// calculator
module calculator(
	input newkey,
	input [4:0] keycode,
	input clk,
	input rst,
	output reg [19:0] x,
	output reg led							 
	);
	localparam PLUS = 1'd0;					 
	localparam TIMES = 1'd1;				 
	localparam CLEAR20 = 20'd0;				 
	localparam CLEAR2 = 2'd0;				 
	localparam CLEAR1 = 1'd0;				 
	reg [19:0] y;
	reg op;
	reg [19:0] nextX;
	reg [19:0] nextY;
	reg nextOp;
	reg nextLED;
	reg [2:0] select;
	wire [19:0] sum;
	wire [19:0] product;
	wire [19:0] result;
	wire [19:0] ovp;						 
	wire ovs;								 
	always @ (posedge clk)
		begin
			if (rst)
				begin
					x <= CLEAR20;
					y <= CLEAR20;
					op <= CLEAR1;
					led <= CLEAR1;
				end
			else
				begin
					x <= nextX;
					y <= nextY;
					op <= nextOp;
					led <= nextLED;
				end
		end
  always @ (select, x, y, op, led, result, ovp, ovs, keycode)
		case(select)
			3'd0:						 
				begin
              		nextX = x;
					nextY = y;
					nextOp = op;
					nextLED = led;
				end
			3'd1:						 
				begin
              		nextX = CLEAR20;
					nextY = x;
					nextOp = PLUS;
					nextLED = CLEAR1;
				end
			3'd2:						 
				begin
              		nextX = CLEAR20;
					nextY = x;
					nextOp = TIMES;
					nextLED = CLEAR1;
				end
			3'd3:						 
				begin
              		nextX = result;
					nextY = y;
					nextOp = op;
					nextLED = op ? (ovp != 0) : ovs;
				end	
			3'd4:						 
				begin
              		nextX = CLEAR20;
					nextY = CLEAR20;
					nextOp = CLEAR1;				 
					nextLED = CLEAR1;
				end
			3'd7:						 
				begin
              		nextX = {x[15:0],keycode[3:0]};	 
					nextY = y;
					nextOp = op;
					nextLED = CLEAR1;
				end
			default:					 
				begin
              		nextX = x;
					nextY = y;
					nextOp = op;
					nextLED = led;
				end
		endcase
	always @ (newkey, keycode)
		begin
			if(!newkey)	select <= 3'd0;				 
  ...
==> flow/config.mk <==
export PLATFORM = sky130hd
export DESIGN_NAME = calculator
export DESIGN_NICKNAME = calculator
export VERILOG_FILES = /design/flow/design.v
export SDC_FILE = /design/flow/constraint.sdc
export NUM_CORES = 4
export LEC_CHECK = 0
export CAP_MARGIN = 20
export CORE_ASPECT_RATIO = 1.42
export CORE_MARGIN = 6
export CORE_UTILIZATION = 45
export CTS_CLUSTER_DIAMETER = 333
export GPL_ROUTABILITY_DRIVEN = 0
export HOLD_SLACK_MARGIN = 0.12
export MAX_ROUTING_LAYER = met4
export MIN_ROUTING_LAYER = met1
export SETUP_SLACK_MARGIN = 3.1
export SLEW_MARGIN = 15
export TNS_END_PERCENT = 95
==> flow/constraint.sdc <==
create_clock -name core_clock -period 13.3 [get_ports {clk}]
set_input_delay 2.6600 -clock core_clock [delete_from_list [all_inputs] [get_ports {clk}]]
set_output_delay 2.6600 -clock core_clock [all_outputs]
set_load 0.01 [all_outputs]
run.sh (not shown) runs the stock make flow with config.mk's settings and CLKGATE_MAP_FILE=.
Next try:
==> flow/config.mk (replaced) <==
export PLATFORM = sky130hd
export DESIGN_NAME = calculator
export DESIGN_NICKNAME = calculator
export VERILOG_FILES = /design/flow/design.v
export SDC_FILE = /design/flow/constraint.sdc
export NUM_CORES = 4
export LEC_CHECK = 0
export CAP_MARGIN = 10
export CELL_PAD_IN_SITES_DETAIL_PLACEMENT = 2
export CELL_PAD_IN_SITES_GLOBAL_PLACEMENT = 3
export CORE_ASPECT_RATIO = 1.42
export CORE_MARGIN = 6
export CORE_UTILIZATION = 33
export CTS_CLUSTER_DIAMETER = 45
export CTS_CLUSTER_SIZE = 31
export GPL_ROUTABILITY_DRIVEN = 1
export GPL_TIMING_DRIVEN = 0
export HOLD_SLACK_MARGIN = 0.12
export MAX_ROUTING_LAYER = met5
export MIN_ROUTING_LAYER = met1
export PLACE_DENSITY = 0.69
export SETUP_SLACK_MARGIN = 3.13
export SLEW_MARGIN = 15
export TNS_END_PERCENT = 95
Outcome: The new run passed the timing, DRC and antenna checks; sequential power went down by about 6%; utilization went down by 12 points; total power went up by about 10%.
Next try:
==> flow/config.mk (replaced) <==
export PLATFORM = sky130hd
export DESIGN_NAME = calculator
export DESIGN_NICKNAME = calculator
export VERILOG_FILES = /design/flow/design.v
export SDC_FILE = /design/flow/constraint.sdc
export NUM_CORES = 4
export LEC_CHECK = 0
export ABC_AREA = 1
export CAP_MARGIN = 20
export CORE_ASPECT_RATIO = 1.42
export CORE_MARGIN = 2
export CORE_UTILIZATION = 63
export CTS_CLUSTER_DIAMETER = 333
export CTS_CLUSTER_SIZE = 98
export HOLD_SLACK_MARGIN = 0.12
export MAX_ROUTING_LAYER = met4
export MIN_ROUTING_LAYER = met1
export PLACE_DENSITY = 0.35
export SETUP_SLACK_MARGIN = 0.05
export SLEW_MARGIN = 15
export TNS_END_PERCENT = 40
=> Final area rose by a few percent; non-clock buffer count fell by 78; critical path depth rose by 6; area after synthesis rose by a few percent.
Next try:
==> flow/config.mk (replaced) <==
export PLATFORM = sky130hd
export DESIGN_NAME = calculator
export DESIGN_NICKNAME = calculator
export VERILOG_FILES = /design/flow/design.v
export SDC_FILE = /design/flow/constraint.sdc
export NUM_CORES = 4
export LEC_CHECK = 0
export CAP_MARGIN = 20
export CELL_PAD_IN_SITES_DETAIL_PLACEMENT = 2
export CORE_ASPECT_RATIO = 1.42
export CORE_MARGIN = 6
export CORE_UTILIZATION = 56
export CTS_CLUSTER_DIAMETER = 333
export CTS_CLUSTER_SIZE = 31
export GPL_ROUTABILITY_DRIVEN = 1
export HOLD_SLACK_MARGIN = 0.12
export MAX_ROUTING_LAYER = met5
export MIN_ROUTING_LAYER = met1
export SETUP_SLACK_MARGIN = 3.13
export SLEW_MARGIN = 15
export TNS_END_PERCENT = 95
After rerunning:
- This time the run ended with an error in detailed placement (3_5_place_dp), error DPL-0033
- die area rises by 16%
- synthesized cell count falls by 24%
- area after synthesis falls by 5.8%
Next try:
==> flow/config.mk (replaced) <==
export PLATFORM = sky130hd
export DESIGN_NAME = calculator
export DESIGN_NICKNAME = calculator
export VERILOG_FILES = /design/flow/design.v
export SDC_FILE = /design/flow/constraint.sdc
export NUM_CORES = 4
export LEC_CHECK = 0
export CAP_MARGIN = 20
export CORE_ASPECT_RATIO = 1.42
export CORE_MARGIN = 2
export CORE_UTILIZATION = 65
export CTS_CLUSTER_DIAMETER = 333
export HOLD_SLACK_MARGIN = 0.12
export MAX_ROUTING_LAYER = met4
export MIN_ROUTING_LAYER = met1
export SETUP_SLACK_MARGIN = -0.32
export SLEW_MARGIN = 15
export TNS_END_PERCENT = 40
- The changed run passed the timing, DRC and antenna checks
- synthesized area stays the same
- die area shrinks by about 20%
- synthesized cell count stays the same

## red
The RTL this note starts from:
==> flow/design.v <==
module calculator(
	input newkey,
	input [4:0] keycode,
	input clk,
	input rst,
	output reg [19:0] x,
	output reg led							 
	);
	localparam PLUS = 1'd0;					 
	localparam TIMES = 1'd1;				 
	localparam CLEAR20 = 20'd0;				 
	localparam CLEAR2 = 2'd0;				 
	localparam CLEAR1 = 1'd0;				 
	reg [19:0] y;
	reg op;
	reg [19:0] nextX;
	reg [19:0] nextY;
	reg nextOp;
	reg nextLED;
	reg [2:0] select;
	wire [19:0] sum;
	wire [19:0] product;
	wire [19:0] result;
	wire [19:0] ovp;						 
	wire ovs;								 
	always @ (posedge clk)
		begin
			if (rst)
				begin
					x <= CLEAR20;
					y <= CLEAR20;
					op <= CLEAR1;
					led <= CLEAR1;
				end
			else
				begin
					x <= nextX;
					y <= nextY;
					op <= nextOp;
					led <= nextLED;
				end
		end
  always @ (select, x, y, op, led, result, ovp, ovs, keycode)
		case(select)
			3'd0:						 
				begin
              		nextX = x;
					nextY = y;
					nextOp = op;
					nextLED = led;
				end
			3'd1:						 
				begin
              		nextX = CLEAR20;
					nextY = x;
					nextOp = PLUS;
					nextLED = CLEAR1;
				end
			3'd2:						 
				begin
              		nextX = CLEAR20;
					nextY = x;
					nextOp = TIMES;
					nextLED = CLEAR1;
				end
			3'd3:						 
				begin
              		nextX = result;
					nextY = y;
					nextOp = op;
					nextLED = op ? (ovp != 0) : ovs;
				end	
			3'd4:						 
				begin
              		nextX = CLEAR20;
					nextY = CLEAR20;
					nextOp = CLEAR1;				 
					nextLED = CLEAR1;
				end
			3'd7:						 
				begin
              		nextX = {x[15:0],keycode[3:0]};	 
					nextY = y;
					nextOp = op;
					nextLED = CLEAR1;
				end
			default:					 
				begin
              		nextX = x;
					nextY = y;
					nextOp = op;
					nextLED = led;
				end
		endcase
	always @ (newkey, keycode)
		begin
			if(!newkey)	select <= 3'd0;				 
			else if(keycode[4]) select <= 3'd7;		 
			else select <= keycode[2:0];			 
		end
	assign result = op ? product : sum;				 
	assign {ovp, product} = x * y;					 
	assign {ovs, sum} = x + y;						 
endmodule	
clock: 13.3 ns
lec_check: 0
abc_area: 1
cap_margin: 20
core_aspect_ratio: 1.42
core_margin: 2
core_utilization: 42
cts_cluster_diameter: 333
cts_cluster_size: 98
hold_slack_margin: 0.12
max_routing_layer: met4
min_routing_layer: met1
place_density: 0.8
setup_slack_margin: 3.1
slew_margin: 15
tns_end_percent: 40
For blue, these inputs were changed with respect to red:
Settings: SETUP_SLACK_MARGIN: 3.1 -> 1.23; ABC_AREA: 1 -> unset; CORE_UTILIZATION: 42 -> 66; HOLD_SLACK_MARGIN: 0.12 -> -0.09; CTS_CLUSTER_SIZE: 98 -> unset; PLACE_DENSITY: 0.8 -> unset; the clock period (ns, I/O delays scaled along): 13.3 -> 7.13.
Notes after the runs:
Summary — met2 usage in global routing, blue relative to red: higher, by 23 points. Wire length after detailed routing: blue vs red down about 1.8%. Compared with red, blue shows a lower final-layout fill cell count.
#### Input delta (green over blue)
Settings: a change of TNS_END_PERCENT from 40 to 100; a change of HOLD_SLACK_MARGIN from -0.09 to 0.12; a change of SETUP_SLACK_MARGIN from 1.23 to -0.32; an added ABC_AREA of 1; a change of CORE_UTILIZATION from 66 to 72; a change of the clock period (ns, I/O delays scaled along) from 7.13 to 13.3.
==> results <==
NOTE: count of placed standard cells including taps in green exceeds that of blue
The final reports for green and blue show internal portion of total power lower in the former.
Total chip power ended up about 40% lower on green than on blue.
Input-level comparison between orange and green:
Settings: removing ABC_AREA (formerly 1); changing TNS_END_PERCENT from 100 to 40; changing CORE_UTILIZATION from 72 to 36; changing SETUP_SLACK_MARGIN from -0.32 to 3.1.
==> comparison <==
- orange vs. green: relative contribution of combinational cells to total power went down by 0.6 points.
- When orange is measured against green, its worst hold path stage count turns out 1 lower.
- Between orange and green, it is orange whose met3 usage in global routing is lower, by 7.4 points.
- Relative to green, the first-pass GRT wire length measured on orange has decreased by a few percent.
Changes in purple relative to orange:
Settings: CORE_UTILIZATION now 33, was 36; CTS_CLUSTER_SIZE now 31, previously not set; CELL_PAD_IN_SITES_GLOBAL_PLACEMENT now 3, previously not set; TNS_END_PERCENT now 95, was 40; CELL_PAD_IN_SITES_DETAIL_PLACEMENT now 2, previously not set; CORE_MARGIN now 10, was 2; MAX_ROUTING_LAYER now met5, was met4; GPL_ROUTABILITY_DRIVEN now 1, previously not set; SETUP_SLACK_MARGIN now 3.13, was 3.1.
--- outcome ---
- Summary of the comparison: final critical-path required period is higher in purple, relative to orange.
- Going from orange to purple, the die area was enlarged.
- Relative to orange, cell area increased by about 0.8% in purple.
- Relative to orange, the wire length of the first global-routing pass measured on purple has increased by more than 10%.
- On post-route worst setup slack, orange beats purple.
- On purple: part of the power in combinational logic is 2.2 points higher than what orange gave.
- Power: purple draws more than orange
- Compared orange against purple; sequential share of layout area within noise.
Power and IR drop assume default switching activity.
